// cnn_accel
module cnn_accel (
    input  logic        clk,
    input  logic        rst,
    input  logic        wr_en,
    input  logic        wr_sel,      
    input  logic [5:0]  wr_addr,
    input  logic [7:0]  wr_data,
    input  logic        start,
    output logic        ready,
    output logic        out_valid,
    output logic [15:0] out_data
);
make LEC_CHECK=0 ABC_AREA=1 CAP_MARGIN=20 CORE_MARGIN=2 CORE_UTILIZATION=72 CTS_CLUSTER_DIAMETER=104 HOLD_SLACK_MARGIN=0.27 PLACE_DENSITY_LB_ADDON=0.03 SETUP_SLACK_MARGIN=2.05 SLEW_MARGIN=5 finish   # period 7.22 ns
run.sh (not shown) runs the stock make flow with config.mk's settings and CLKGATE_MAP_FILE=.
The first run finished but fails on negative setup slack.
Change:
Settings changed: ABC_AREA 1 to not set, CTS_CLUSTER_DIAMETER 104 to not set, CTS_CLUSTER_SIZE set to 10, HOLD_SLACK_MARGIN 0.27 to not set, PLACE_DENSITY_LB_ADDON 0.03 to not set, SETUP_SLACK_MARGIN 2.05 to not set, SLEW_MARGIN 5 to 20.
Clock period 7.22 ns to 11.6 ns, I/O delays scaled along.
After rerunning: The changed run finished clean. Cell area falls by about 6.5%. Final cell count goes down by about 27%. Via count decreases by 20%. Wire length went down by 8.4%. Synthesized area shrinks by about 2%. Worst setup slack gains 3.1 ns. Sequential share of layout area went up by 1.8 points.
Change:
Settings changed: CORE_UTILIZATION 72 to 37, CTS_CLUSTER_SIZE 10 to not set.
Clock period 11.6 ns to 8.27 ns, I/O delays scaled along.
=>
- The changed run finished with timing, DRC and antenna clean
- worst setup slack is worse by 2.4 ns
- synthesized cell count does not change
- clock-buffer cell count grows by 15

* * *

v28:
The RTL this note starts from:
==> flow/design.v <==
module input_buffer #(parameter DATA_WIDTH = 8, parameter SIZE = 64)(
    input logic clk,
    input logic rst,
    input logic write_en,
    input logic [DATA_WIDTH-1:0] data_in,
    output logic [DATA_WIDTH-1:0] data_out,
    input logic [$clog2(SIZE)-1:0] read_addr,
    input logic [$clog2(SIZE)-1:0] write_addr
);
    logic [DATA_WIDTH-1:0] buffer [0:SIZE-1];
    always_ff @(posedge clk or posedge rst) begin
        if (rst)
            for (int i = 0; i < SIZE; i++) buffer[i] <= 0;
        else if (write_en)
            buffer[write_addr] <= data_in;
    end
    assign data_out = buffer[read_addr];
endmodule
module weight_buffer #(parameter DATA_WIDTH = 8, parameter SIZE = 9)(
    input logic clk,
    input logic rst,
    input logic write_en,
    input logic [DATA_WIDTH-1:0] data_in,
    input logic [$clog2(SIZE)-1:0] write_addr,
    output logic [SIZE*DATA_WIDTH-1:0] weights
);
    logic [DATA_WIDTH-1:0] buffer [0:SIZE-1];
    always_ff @(posedge clk or posedge rst) begin
        if (rst)
            for (int i = 0; i < SIZE; i++) buffer[i] <= 0;
        else if (write_en)
            buffer[write_addr] <= data_in;
    end
    for (genvar g = 0; g < SIZE; g++) begin : g_out
        assign weights[g*DATA_WIDTH +: DATA_WIDTH] = buffer[g];
    end
endmodule
module conv2d_core #(parameter DATA_WIDTH = 8)(
    input logic clk,
    input logic rst,
    input logic [9*DATA_WIDTH-1:0] input_window,
    input logic [9*DATA_WIDTH-1:0] weights,
    output logic signed [2*DATA_WIDTH-1:0] conv_out
);
    logic signed [2*DATA_WIDTH-1:0] acc, acc_next;
    always_comb begin
        acc_next = 0;
        for (int i = 0; i < 9; i++) begin
            acc_next += $signed(input_window[i*DATA_WIDTH +: DATA_WIDTH]) * $signed(weights[i*DATA_WIDTH +: DATA_WIDTH]);
        end
    end
    always_ff @(posedge clk or posedge rst) begin
        if (rst)
            acc <= 0;
        else
            acc <= acc_next;
    end
    assign conv_out = acc;
endmodule
module relu #(parameter DATA_WIDTH = 16)(
    input logic signed [DATA_WIDTH-1:0] in,
    output logic signed [DATA_WIDTH-1:0] out
);
    assign out = (in > 0) ? in : 0;
endmodule
module max_pool #(parameter DATA_WIDTH = 8)(
    input logic [DATA_WIDTH-1:0] in0, in1, in2, in3,
    output logic [DATA_WIDTH-1:0] out
);
    assign out = (in0 > in1) ? (in0 > in2 ? (in0 > in3 ? in0 : in3) : (in2 > in3 ? in2 : in3)) :
                              (in1 > in2 ? (in1 > in3 ? in1 : in3) : (in2 > in3 ? in2 : in3));
endmodule
module cnn_accel (
    input  logic        clk,
    input  logic        rst,
    input  logic        wr_en,
    input  logic        wr_sel,      
    input  logic [5:0]  wr_addr,
    input  logic [7:0]  wr_data,
    input  logic        start,
    output logic        ready,
    output logic        out_valid,
    output logic [15:0] out_data
);
    typedef enum logic [1:0] {S_IDLE, S_READ, S_CONV, S_POOL} state_t;
    state_t state;
    logic [3:0] k;           
    logic [1:0] s;           
    logic [1:0] py, px;      
    logic [7:0]  pix;
    logic [5:0]  rd_addr;
    logic [71:0] weights;
    logic [7:0]  win [0:8];
    logic [71:0] win_flat;
    logic signed [15:0] conv_out, relu_out;
    logic [15:0] pool_r [0:3];
    logic [15:0] pool_out;
    logic        out_valid_r;
    assign ready = (state == S_IDLE);
    input_buffer #(.DATA_WIDTH(8), .SIZE(64)) u_ibuf (
        .clk(clk), .rst(rst),
        .write_en(wr_en & ~wr_sel & ready),
        .data_in(wr_data),
        .data_out(pix),
        .read_addr(rd_addr),
        .write_addr(wr_addr)
    );
    weight_buffer #(.DATA_WIDTH(8), .SIZE(9)) u_wbuf (
        .clk(clk), .rst(rst),
        .write_en(wr_en & wr_sel & ready),
        .data_in(wr_data),
        .write_addr(wr_addr[3:0]),
        .weights(weights)
    );
    conv2d_core #(.DATA_WIDTH(8)) u_conv (
        .clk(clk), .rst(rst),
        .input_window(win_flat),
        .weights(weights),
        .conv_out(conv_out)
    );
    for (genvar g = 0; g < 9; g++) begin : g_win
        assign win_flat[g*8 +: 8] = win[g];
    end
    relu #(.DATA_WIDTH(16)) u_relu (.in(conv_out), .out(relu_out));
    max_pool #(.DATA_WIDTH(16)) u_pool (
        .in0(pool_r[0]), .in1(pool_r[1]), .in2(pool_r[2]), .in3(pool_r[3]),
        .out(pool_out)
    );
    logic [1:0] ky, kx;
    always_comb begin
        case (k)
            4'd0: begin ky = 2'd0; kx = 2'd0; end
            4'd1: begin ky = 2'd0; kx = 2'd1; end
            4'd2: begin ky = 2'd0; kx = 2'd2; end
            4'd3: begin ky = 2'd1; kx = 2'd0; end
            4'd4: begin ky = 2'd1; kx = 2'd1; end
            4'd5: begin ky = 2'd1; kx = 2'd2; end
            4'd6: begin ky = 2'd2; kx = 2'd0; end
            4'd7: begin ky = 2'd2; kx = 2'd1; end
            default: begin ky = 2'd2; kx = 2'd2; end
        endcase
    end
    logic [2:0] row, col;
    assign row = {py, 1'b0} + {2'b00, s[1]} + {1'b0, ky};
    assign col = {px, 1'b0} + {2'b00, s[0]} + {1'b0, kx};
    assign rd_addr = {row, col};
    always_ff @(posedge clk or posedge rst) begin
        if (rst) begin
            state       <= S_IDLE;
            k           <= 4'd0;
            s           <= 2'd0;
            py          <= 2'd0;
            px          <= 2'd0;
            out_valid_r <= 1'b0;
            for (int i = 0; i < 9; i++) win[i] <= 8'd0;
            for (int i = 0; i < 4; i++) pool_r[i] <= 16'd0;
        end else begin
            out_valid_r <= 1'b0;
            case (state)
                S_IDLE: begin
                    if (start) begin
                        state <= S_READ;
                        k  <= 4'd0;
                        s  <= 2'd0;
                        py <= 2'd0;
                        px <= 2'd0;
                    end
                end
                S_READ: begin
                    win[k] <= pix;
                    if (k == 4'd8) state <= S_CONV;
                    else k <= k + 4'd1;
                end
                S_CONV: begin
                    state <= S_POOL;
                end
                S_POOL: begin
                    pool_r[s] <= relu_out;
                    k <= 4'd0;
                    if (s == 2'd3) begin
                        out_valid_r <= 1'b1;
                        s <= 2'd0;
                        if (px == 2'd2) begin
                            px <= 2'd0;
                            if (py == 2'd2) begin
                                py <= 2'd0;
                                state <= S_IDLE;
                            end else begin
                                py <= py + 2'd1;
                                state <= S_READ;
                            end
                        end else begin
                            px <= px + 2'd1;
                            state <= S_READ;
                        end
                    end else begin
                        s <= s + 2'd1;
                        state <= S_READ;
                    end
                end
                default: state <= S_IDLE;
            endcase
        end
    end
    assign out_valid = out_valid_r;
    assign out_data  = pool_out;
endmodule
Settings: LEC_CHECK=0, ABC_AREA=1, CAP_MARGIN=20, CORE_MARGIN=2, CORE_UTILIZATION=72, CTS_CLUSTER_SIZE=74, MAX_ROUTING_LAYER=met4, PLACE_DENSITY=0.62, SLEW_MARGIN=20; clock period 11.8 ns.
v28 | stages: all done | timing, DRC, antenna: all pass
> inputs changed (v28 -> v9)
Settings: swapping 72 for 66 in CORE_UTILIZATION; clearing PLACE_DENSITY, which used to be 0.62; clearing CTS_CLUSTER_SIZE, which used to be 74; clearing MAX_ROUTING_LAYER, which used to be met4; swapping 11.8 for 5.64 in the clock period (ns, I/O delays scaled along).
==> results <==
In v9 the implementation completed, yet the final layout does not meet the checks, the culprit being setup timing. Maximum frequency on v9 is up relative to v28. Non-clock buffer count delta for v9 relative to v28: 433 higher. Comparing v9 and v28, the higher critical path arrival was measured on v28. The standard cells in v9 occupy more silicon area than those in v28 do. Comparing the two runs side by side, v9 comes out behind v28 on area of the core region. [compare] base=v28 new=v9: violation tally from detailed-route iteration zero now smaller, setup skew after layout now smaller. Taking v28 as the reference, in v9 buffer-and-inverter tally for the worst setup path dropped 3, peak supply drop climbed about 37%.
Modified inputs, v10 compared to v9
Settings: a deleted ABC_AREA that had been 1; a change of CORE_UTILIZATION from 66 to 40; a change of the clock period (ns, I/O delays scaled along) from 5.64 to 8.27.
Notes after the runs:
Looking at final HPWL from detailed placement, v10 sits 13 mm below v9. Against v9 as the reference, v10 delivers a higher core area. Delta (v10 minus v9): worst hold margin shows an increase of 0.012 ns, power consumption shows a reduction of 6.4%, total vias in the final route shows a reduction of 10900. Number of cells in the yosys synthesis report down 28% in v10 wrt v9. v10 ended with every stage complete and zero timing, DRC or antenna violations. Going from v9 to v10, layout overhead on the synthesized area shrinks by 3.7 points. Comparing portion of the layout cell area used by non-clock buffers for v9 and v10, the bigger number came from v9.
Edits applied to the flow inputs when going from v10 to v46:
Settings: a change of CORE_UTILIZATION from 40 to 66; a change of the clock period (ns, I/O delays scaled along) from 8.27 to 12.1.
==> results <==
- Of v46 and v10, the lower critical path depth belongs to v10.
- Total wire length ended up 2.5% lower on v46 than on v10.
- Taking v10 as the reference, in v46 final area now smaller, combinational cell area excluding buffers and inverters comparable, transition time of the tightest slew-check pin now larger, net count after synthesis comparable.
- Fraction of power consumed by the clock network (higher): v10
- Between v46 and v10, it is v46 whose relative slew slack is lower, by 2.7 points.
Changes in v56 relative to v46:
Settings: putting PLACE_DENSITY at 0.66 where nothing was set; swapping 66 for 72 in CORE_UTILIZATION; swapping 12.1 for 7.12 in the clock period (ns, I/O delays scaled along).
### Flow results
v56 finished every stage; the final checks, however, were not passed, the failures being capacitance limit, slew limit, setup timing.
v46 reports its launching instance or port of the critical path as win[7][7] while v56 reports u_wbuf.buffer[1][4].
v56 vs. v46: period utilization climbed 39 points; multi-input logic area increased about 0.9%; leakage power shows an increase of about 6%; global-route met3 utilization increased by 4.8 points relative to the old numbers.
Compared with v46, estimated wirelength of the detail-placed design in v56 increased by a few percent.
Diff v46 -> v56: site row count fell 5; share of final layout cell area taken by non-clock buffers increased by 4.2 points relative to the old numbers.
A cell with the largest stage delay on the worst path of dfrtp_1 is what v46 shows, while fa_2 belongs to v56.
Between v46 and v56, the flow reports maximum number of pins on one net before global-route repair increasing by a few percent.
Against v46 as the reference, v56 delivers a higher non-clock buffer count.
In v56, the first-pass GRT wire length came out 11 mm above the value in v46.
#### Input delta (v18 over v56)
Settings: ABC_AREA newly set to 1; PLACE_DENSITY removed (was 0.66); CTS_CLUSTER_DIAMETER newly set to 104; the clock period (ns, I/O delays scaled along) changed from 7.12 to 7.22.
[summary]
No crash in v18: every stage finished, but the layout fails its final checks due to setup timing.
When v18 is set beside v56, its global-route usage turns out to be 1.5 points larger.
Power share of the combinational group ended up 17 points lower on v18 than on v56.
Total number of cells along the worst setup path, v56 and v18, lower one = v56.
Looking at share of synthesized cell area in full adder, half adder and majority cells, v18 sits below v56.
Between v56 and v18, the worst hold slack after final layout figures differ only marginally.
Net count after synthesis (higher): v18
Clock power share: v18 vs v56 up 9.2 points
The met2 track demand over resource on v56 is in line with that on v18.

* * *

// cnn_accel: RTL as listed in full above, without the edits since
Settings: LEC_CHECK=0, CAP_MARGIN=20, CORE_MARGIN=2, CORE_UTILIZATION=66, CTS_CLUSTER_SIZE=35, SLEW_MARGIN=20; clock period 6.18 ns.
The starting point finished with setup timing left.
Rerun with:
Settings changed: CORE_UTILIZATION 66 to 8, CTS_CLUSTER_SIZE 35 to unset.
Clock period 6.18 ns to 12.1 ns, I/O delays scaled along.
What happened:
- The changed run passed the timing, DRC and antenna checks
- clock power falls by 55%
- final cell count rises by 120%
- count of clock-buffer cells in the layout falls by 20
- wire length rises by 4.9%
- total power falls by 54%
- non-clock buffer count falls by 421
- sequential power falls by 46%
Rerun with:
Settings changed: CORE_UTILIZATION 8 to 40.
Clock period 12.1 ns to 10.0 ns, I/O delays scaled along.
Cell area falls by roughly a tenth; die size falls by well over a third; maximum frequency falls slightly; synthesized cell count stays the same; first-iteration DRC count falls by about a fifth; non-clock buffer count rises by 3; routed wire length falls by a little under a tenth.

* * *

// cnn_accel: RTL as listed in full above, without the edits since
Settings: LEC_CHECK=0, CAP_MARGIN=20, CORE_MARGIN=4, CORE_UTILIZATION=39, GPL_ROUTABILITY_DRIVEN=0, GPL_TIMING_DRIVEN=1, PLACE_DENSITY_LB_ADDON=0.19, SETUP_SLACK_MARGIN=2.38, SLEW_MARGIN=15, TNS_END_PERCENT=50; clock period 12.5 ns.
Change:
GPL_ROUTABILITY_DRIVEN = unset   (was 0)
GPL_TIMING_DRIVEN = 0   (was 1)
SLEW_MARGIN = 20   (was 15)
After rerunning: Combinational power rises by roughly a tenth. Wire length rises by about a fifth. Worst hold slack got worse by 0.012 ns.
Change:
CORE_MARGIN = 2   (was 4)
CORE_UTILIZATION = 35   (was 39)
GPL_TIMING_DRIVEN = unset   (was 0)
PLACE_DENSITY_LB_ADDON = unset   (was 0.19)
SETUP_SLACK_MARGIN = unset   (was 2.38)
TNS_END_PERCENT = unset   (was 50)
clock period = 13.8 ns   (was 12.5 ns; I/O delays follow)
After rerunning:
- total power falls by 13%
- count of clock-buffer cells in the layout falls by 12
- worst setup slack gets better by 1.8 ns
- clock power drops by 17%
- combinational power shrinks by 13%
- via count goes down by 4.5%
- clock skew goes down by 0.037 ns
Change:
ABC_AREA = 1   (was unset)
CORE_UTILIZATION = 72   (was 35)
CTS_CLUSTER_DIAMETER = 231   (was unset)
clock period = 7.2 ns   (was 13.8 ns; I/O delays follow)
Effect: With this change the flow completed, yet does not pass: setup timing; final cell count rose by 15%; synthesized area increases by 2.1%; fmax is higher by 8.3%; wire length came out higher by 4.3%.

* * *

Starts from the design.v that is shown in full above.
make LEC_CHECK=0 CAP_MARGIN=25 CORE_MARGIN=3 CORE_UTILIZATION=39 GPL_ROUTABILITY_DRIVEN=0 GPL_TIMING_DRIVEN=1 MAX_ROUTING_LAYER=met4 MIN_ROUTING_LAYER=met1 PLACE_DENSITY=0.72 SLEW_MARGIN=15 TNS_END_PERCENT=65 finish   # period 6.95 ns
The first run reached the layout checks and failed them: negative setup slack.
Edit:
CAP_MARGIN = 20   (was 25)
CORE_MARGIN = 4   (was 3)
GPL_ROUTABILITY_DRIVEN = default   (was 0)
GPL_TIMING_DRIVEN = default   (was 1)
MAX_ROUTING_LAYER = default   (was met4)
MIN_ROUTING_LAYER = default   (was met1)
PLACE_DENSITY = default   (was 0.72)
PLACE_DENSITY_LB_ADDON = 0.19   (was default)
SLEW_MARGIN = 20   (was 15)
TNS_END_PERCENT = default   (was 65)
clock period = 12.5 ns   (was 6.95 ns; I/O delays follow)
Now the flow completed without violations.
Total power went down by about 50%.
Clock power goes down by 40%.
Area after synthesis does not change.
Clock-buffer cell count increases by 20.
Cell area falls by about 4.4%.
Utilization is lower by 2.0 points.
Wire length went up by 3.9%.
Edit:
CAP_MARGIN = 25   (was 20)
GPL_ROUTABILITY_DRIVEN = 0   (was default)
GPL_TIMING_DRIVEN = 1   (was default)
MIN_ROUTING_LAYER = met2   (was default)
SETUP_SLACK_MARGIN = 2.38   (was default)
SLEW_MARGIN = 15   (was 20)
TNS_END_PERCENT = 65   (was default)
=> The new run produced a clean layout; final area rises by 0.62%; critical path depth falls by 1; setup slack gets worse by 0.21 ns; flip-flop count is unchanged; first-iteration DRC count rises to 3.6 times its value; die size stays the same; via count rises by 40%; routed wire length rises by 5.8%.
Edit:
CAP_MARGIN = 20   (was 25)
CORE_MARGIN = 2   (was 4)
CORE_UTILIZATION = 57   (was 39)
GPL_ROUTABILITY_DRIVEN = default   (was 0)
GPL_TIMING_DRIVEN = default   (was 1)
MIN_ROUTING_LAYER = default   (was met2)
PLACE_DENSITY_LB_ADDON = default   (was 0.19)
SETUP_SLACK_MARGIN = default   (was 2.38)
SLEW_MARGIN = 20   (was 15)
TNS_END_PERCENT = default   (was 65)
clock period = 5.2 ns   (was 12.5 ns; I/O delays follow)
Outcome:
- The changed run finished with negative setup slack left
- power increases to 2.7 times its value
- synthesized area does not change
- die area decreases by 33%
- core utilization increases by 24 points
- clock-buffer cell count decreases by 7
- clock power increases by 130%
- cell count decreases by 2.5%
- non-clock buffer count increases by 462
Edit:
CORE_UTILIZATION = 40   (was 57)
clock period = 12.2 ns   (was 5.2 ns; I/O delays follow)
After rerunning: The changed run finished with timing, DRC and antenna clean; core utilization fell by 23 points; combinational power fell by about 70%; total power decreases by 64%; non-clock buffer count is lower by 485; design area decreases by about 6.4%; worst hold slack loses 0.018 ns; die size increases by 42%; sequential power is lower by about 55%; sequential cell count does not change.
Edit:
CTS_CLUSTER_DIAMETER = 313   (was default)
SLEW_MARGIN = 35   (was 20)
clock period = 10.0 ns   (was 12.2 ns; I/O delays follow)
Outcome: Count of clock-buffer cells in the layout decreases by 9; non-clock buffer count increases by 1; core utilization increases by 0.20 points; area after synthesis is unchanged; wire length increases by about 0.8%; critical path depth increases by 1; sequential power increases by about 22%.
No activity file was given, so power comes from the tool's default toggle rates.
